## battleship
module battleship(
input wire clk,
input wire rst,  
input wire ARDUINO_A0,    
input wire ARDUINO_A1,    
input wire ARDUINO_A2,    
input wire ARDUINO_A3,    
output reg ARDUINO_IO0,   
output reg ARDUINO_IO1,   
output reg ARDUINO_IO2,   
output reg ARDUINO_IO6,   
output reg ARDUINO_IO7,   
output reg ARDUINO_IO8,   
output reg ARDUINO_IO9,   
output reg ARDUINO_IO10,  
output reg ARDUINO_IO11,  
output reg ARDUINO_A4,  
output reg ARDUINO_A5,  
output reg PMOD1_D0_P,  
output reg PMOD1_D0_N,  
output reg PMOD1_D1_P,  
output reg PMOD1_D1_N,  
output reg PMOD1_D2_P,  
output reg PMOD1_D2_N,  
output reg PMOD2_D0_P,  
output reg PMOD2_D0_N,  
output reg PMOD2_D1_P,  
output reg PMOD2_D2_P,  
output reg PMOD2_D2_N,  
output reg PMOD2_D3_P,  
output reg ARDUINO_IO3,   
output reg ARDUINO_IO4,   
output reg ARDUINO_IO5    
);
reg makeBoards;
reg make2DArray;
reg [7:0] playerOneBoard [0:2][0:2];     
reg [1:0] a;  
reg [1:0] b;  
reg [7:0] playerOneSHIPSBoard [0:2][0:2];  
reg [1:0] c;  
reg [1:0] d;  
reg [2:0] numShipsP1;
reg [2:0] hitsP1;
reg [7:0] playerTwoBoard [0:2][0:2];  
reg [1:0] e;  
reg [1:0] f;  
reg [7:0] playerTwoSHIPSBoard [0:2][0:2];  
reg [1:0] g;  
reg [1:0] h;  
reg [2:0] numShipsP2;
reg [2:0] hitsP2;
reg [2:0] playerTurn;
integer i, j;  
reg [3:0] nineStates; 
reg [3:0] nineStates2;
reg [5:0] gameLogicState;
reg [2:0] inputRow;  
reg [2:0] inputCol;  
reg [26:0] customCounter;  
reg customClk; 
reg [26:0] oneSecondCounter;  
reg oneSecondClk; 
reg [1:0] turnOnFirstBoard;
reg [1:0] turnOnSecondBoard;
localparam [26:0] DISP_DIV = 27'd24;
localparam [26:0] GAME_DIV = 27'd1249;
  ...
Size: about 1200 cells after synthesis, ~190 flip-flops, roughly 0.0096 mm^2 of cells after synthesis.
export LEC_CHECK = 0
export CAP_MARGIN = 20
export CORE_ASPECT_RATIO = 0.9
export CORE_MARGIN = 9
export CORE_UTILIZATION = 16
export CTS_CLUSTER_DIAMETER = 344
export CTS_CLUSTER_SIZE = 66
export GPL_TIMING_DRIVEN = 0
export MIN_ROUTING_LAYER = met2
export PLACE_DENSITY_LB_ADDON = 0.22
export SETUP_SLACK_MARGIN = 1.18
export SLEW_MARGIN = 20
create_clock -name core_clock -period 7.25 [get_ports {clk}]
run.sh (not shown) runs the stock make flow with config.mk's settings and CLKGATE_MAP_FILE=.
The baseline passed the timing, DRC and antenna checks.
==> next run, changes <==
- ABC_AREA: not set -> 1
- CORE_ASPECT_RATIO: 0.9 -> not set
- CORE_MARGIN: 9 -> 2
- CORE_UTILIZATION: 16 -> 45
- CTS_CLUSTER_DIAMETER: 344 -> not set
- CTS_CLUSTER_SIZE: 66 -> not set
- GPL_TIMING_DRIVEN: 0 -> not set
- MIN_ROUTING_LAYER: met2 -> not set
- PLACE_DENSITY_LB_ADDON: 0.22 -> not set
- SETUP_SLACK_MARGIN: 1.18 -> not set
- clock period: 7.25 -> 1.76 ns (I/O delays scaled with it)
This time the run reached the layout checks and failed them: negative setup slack.
Critical path depth increases by 2.
Register-to-register slack is worse by 4100 ps.
Synthesized cell count increases by 30%.
Worst hold slack degrades by 30 ps.
Total power is higher to 4.2 times its value.
Wire length rose by 10%.
Area after synthesis goes up by 7.6%.
Worst setup slack loses 4100 ps.
Die area fell by 65%.
Global-route usage grows by 13 points.
==> next run, changes <==
- CORE_UTILIZATION: 45 -> 64
- clock period: 1.76 -> 2.91 ns (I/O delays scaled with it)
The new run finished but fails on negative setup slack.
Sequential cell count stays the same.
Synthesized area stays the same.
Cell area is lower by a quarter to a third.
Routed wire length is lower by about a fifth.
Critical path depth goes down by 1.
Register-to-register slack improved by 1200 ps.
Via count falls by roughly a tenth.
Total power came out lower by well over a third.
Global-route usage is higher by 3.7 points.
==> next run, changes <==
- CORE_UTILIZATION: 64 -> 63
- clock period: 2.91 -> 3.28 ns (I/O delays scaled with it)
What happened: Now the flow finished with timing, DRC and antenna clean; critical path depth goes up by 1; clock skew is about the same; wire length decreases by 4.5%; area after synthesis does not change; design area shrinks by about 4%; setup slack gains 220 ps; global-route usage fell by 1.2 points; final cell count drops by 1.8%; sequential power falls by about 11%; total power went down by about 13%.
Power figures rest on the tool's default switching activity, not on a simulated workload.
